JK:
// axi_lite_slave
module axi_lite_slave (
    input  logic        aclk,
    input  logic        aresetn,
    input  logic        awvalid,
    output logic        awready,
    input  logic [31:0] awaddr,
    input  logic        wvalid,
    output logic        wready,
    input  logic [31:0] wdata,
    input  logic [3:0]  wstrb,
    output logic        bvalid,
    input  logic        bready,
    output logic [1:0]  bresp,
    input  logic        arvalid,
    output logic        arready,
    input  logic [31:0] araddr,
    output logic        rvalid,
    input  logic        rready,
    output logic [31:0] rdata,
    output logic [1:0]  rresp
);
clock: 1.37 ns
lec_check: 0
abc_area: 1
cap_margin: 20
core_margin: 2
core_utilization: 72
cts_cluster_diameter: 234
hold_slack_margin: 0.3
place_density: 0.64
setup_slack_margin: -0.09
slew_margin: 20
run.sh (not shown) runs the stock make flow with config.mk's settings and CLKGATE_MAP_FILE=.
Ran to the end and failed final checks on negative setup slack: JK.
### JK -> MS
- removing CTS_CLUSTER_DIAMETER (formerly 234)
- changing PLACE_DENSITY from 0.64 to 0.6
- changing CORE_UTILIZATION from 72 to 63
- changing HOLD_SLACK_MARGIN from 0.3 to 0.05
- removing SETUP_SLACK_MARGIN (formerly -0.09)
- changing the clock period (ns, I/O delays scaled along) from 1.37 to 3.31
The flow did not stop early for MS: all stages ran, and the layout cleared the timing, DRC and antenna checks.
MS — part of the total power dissipated in combinational logic 3.7 points lower, JK as reference
Between JK and MS, the flow reports clock power decreasing by more than half.
Number of nets in the layout (MS vs. JK) decreases by a few percent
Power dissipated by switching net loads went down by more than half going from JK to MS.
The cell type of the slowest stage on the worst timing path comes out nor2_2 in one run and dfrtp_1 in the other, namely in MS and JK respectively.
Summary of MS over JK: data arrival time at the worst-slack endpoint increased 0.82 ns; global-route usage decreased 11 points.
Summed area of non-filler cells in the final layout is higher on JK
Compared MS against JK; worst-skew pair later-pin latency within noise.
When MS is measured against JK, its fraction of area in multi-input gates turns out 2.0 points higher.
Here is what was changed in the inputs of AL compared with MS.
- CORE_UTILIZATION: 63 -> 50
- the clock period (ns, I/O delays scaled along): 3.31 -> 1.4
### Flow results
Diff MS -> AL: via count climbed 5.7%; total instance count after detailed placement picked up an extra about 10%; number of global-route vias before repair grew by 818. On detailed route wirelength on metal3, the lower figure sits with MS, not AL. In the flow results for MS and AL, the die size is smaller on MS. The met1 usage number comes out higher for MS vs AL. Of MS and AL, the run reporting the higher critical path depth was MS. Core util | AL vs MS | AL lower. Across MS and AL, a clean result was obtained everywhere but in AL. Although it ran to completion, AL produced a layout that fails the final checks because of negative setup slack. Looking at placement-stage cell area, AL sits above MS.
Relative to AL, the following input files were edited for TR:
- CTS_CLUSTER_SIZE newly set to 10
- CORE_UTILIZATION changed from 50 to 72
- CTS_CLUSTER_DIAMETER newly set to 399
- TNS_END_PERCENT newly set to 5
- the clock period (ns, I/O delays scaled along) changed from 1.4 to 2.3
### Flow results
TR went all the way through the flow, and no timing, DRC or antenna check failed.
Total via count in the routed design: TR worse than AL
TR has final layout net count below what AL had.
Number of tap cells added at floorplan: TR vs AL down 216
Diff AL..TR | clock transition at the registers of the reported paths | negligible
Die area, TR vs AL: down by more than a quarter
The data arrival at the endpoint of the critical path of TR is lower than that of AL.
For PW, these inputs were changed with respect to TR:
- CTS_CLUSTER_SIZE: 10 -> unset
- TNS_END_PERCENT: 5 -> unset
- ABC_AREA: 1 -> unset
- SETUP_SLACK_MARGIN: unset -> -0.13
- HOLD_SLACK_MARGIN: 0.05 -> unset
- PLACE_DENSITY: 0.6 -> unset
- CTS_CLUSTER_DIAMETER: 399 -> unset
- the clock period (ns, I/O delays scaled along): 2.3 -> 1.7
Notes after the runs:
PW had finished all stages when the layout checks came back failing, citing negative setup slack.
Number of logic gates in PW is 1038 below TR.
Comparing final net count for TR and PW, the bigger number came from TR.
PW vs. TR: final worst-path cycle share went up by 20 points.
Leakage power figure up 0.0011 uW in PW wrt TR
| synthesized instance count | PW vs TR | 1173 lower |
Die area in PW is 400 um2 higher than in TR
TR -> PW: tally of unique sky130hd cells used after synthesis increased by more than 100%
TR has a lower global-route usage than PW.
Total routed wire length on the met1 layer ended up about 13% higher on PW than on TR.
Lower number of gates resized after cts was reported by TR, not PW.

Starting RTL as in the previous note.
## axi_lite_slave
module axi_lite_slave (
    input  logic        aclk,
    input  logic        aresetn,
    input  logic        awvalid,
    output logic        awready,
    input  logic [31:0] awaddr,
    input  logic        wvalid,
    output logic        wready,
    input  logic [31:0] wdata,
    input  logic [3:0]  wstrb,
    output logic        bvalid,
    input  logic        bready,
    output logic [1:0]  bresp,
    input  logic        arvalid,
    output logic        arready,
    input  logic [31:0] araddr,
    output logic        rvalid,
    input  logic        rready,
    output logic [31:0] rdata,
    output logic [1:0]  rresp
);
export LEC_CHECK = 0
export ABC_AREA = 1
export CAP_MARGIN = 15
export CORE_MARGIN = 2
export CORE_UTILIZATION = 72
export CTS_CLUSTER_DIAMETER = 234
export HOLD_SLACK_MARGIN = -0.1
export PLACE_DENSITY = 0.64
export SETUP_SLACK_MARGIN = -0.09
export SLEW_MARGIN = 20
create_clock -name core_clock -period 1.37 [get_ports {aclk}]
The first run finished but fails on negative setup slack.
==> next run, changes <==
Settings changed: CAP_MARGIN 15 to 20, CORE_UTILIZATION 72 to 35, CTS_CLUSTER_DIAMETER 234 to not set, HOLD_SLACK_MARGIN -0.1 to 0.05, PLACE_DENSITY 0.64 to 0.6, SETUP_SLACK_MARGIN -0.09 to not set.
Clock period 1.37 ns to 2.47 ns, I/O delays scaled along.
What happened: This time the run passed the timing, DRC and antenna checks. Routed wire length fell by 17%. Utilization decreases by 48 points. Design area is lower by about 3.5%. Cell count increases by 11%. Power falls by 47%. Clock-buffer cell count came out higher by 17. First-iteration DRC count came out lower by about 50%. Global-route usage is lower by 26 points. Hold slack is better by 240 ps.
==> next run, changes <==
Settings changed: CELL_PAD_IN_SITES_DETAIL_PLACEMENT set to 2, CELL_PAD_IN_SITES_GLOBAL_PLACEMENT set to 3, CORE_UTILIZATION 35 to 50, GPL_TIMING_DRIVEN set to 0, HOLD_SLACK_MARGIN 0.05 to 0.14.
Clock period 2.47 ns to 1.42 ns, I/O delays scaled along.
With this change the flow failed in global placement without I/O, error GPL-0301; synthesized cell count does not change; die area is lower by about 30%; synthesized area stays the same.
==> next run, changes <==
Settings changed: CELL_PAD_IN_SITES_DETAIL_PLACEMENT 2 to not set, CELL_PAD_IN_SITES_GLOBAL_PLACEMENT 3 to not set, CORE_UTILIZATION 50 to 72, CTS_CLUSTER_SIZE set to 41, GPL_TIMING_DRIVEN 0 to not set, HOLD_SLACK_MARGIN 0.14 to 0.3, PLACE_DENSITY 0.6 to 0.78, SETUP_SLACK_MARGIN set to -0.13.
Clock period 1.42 ns to 1.37 ns, I/O delays scaled along.
The changed run reached the layout checks and failed them: negative setup slack.
Area after synthesis does not change.
Die size fell by 30%.
Synthesized cell count stays the same.
No activity file was given, so power comes from the tool's default toggle rates.
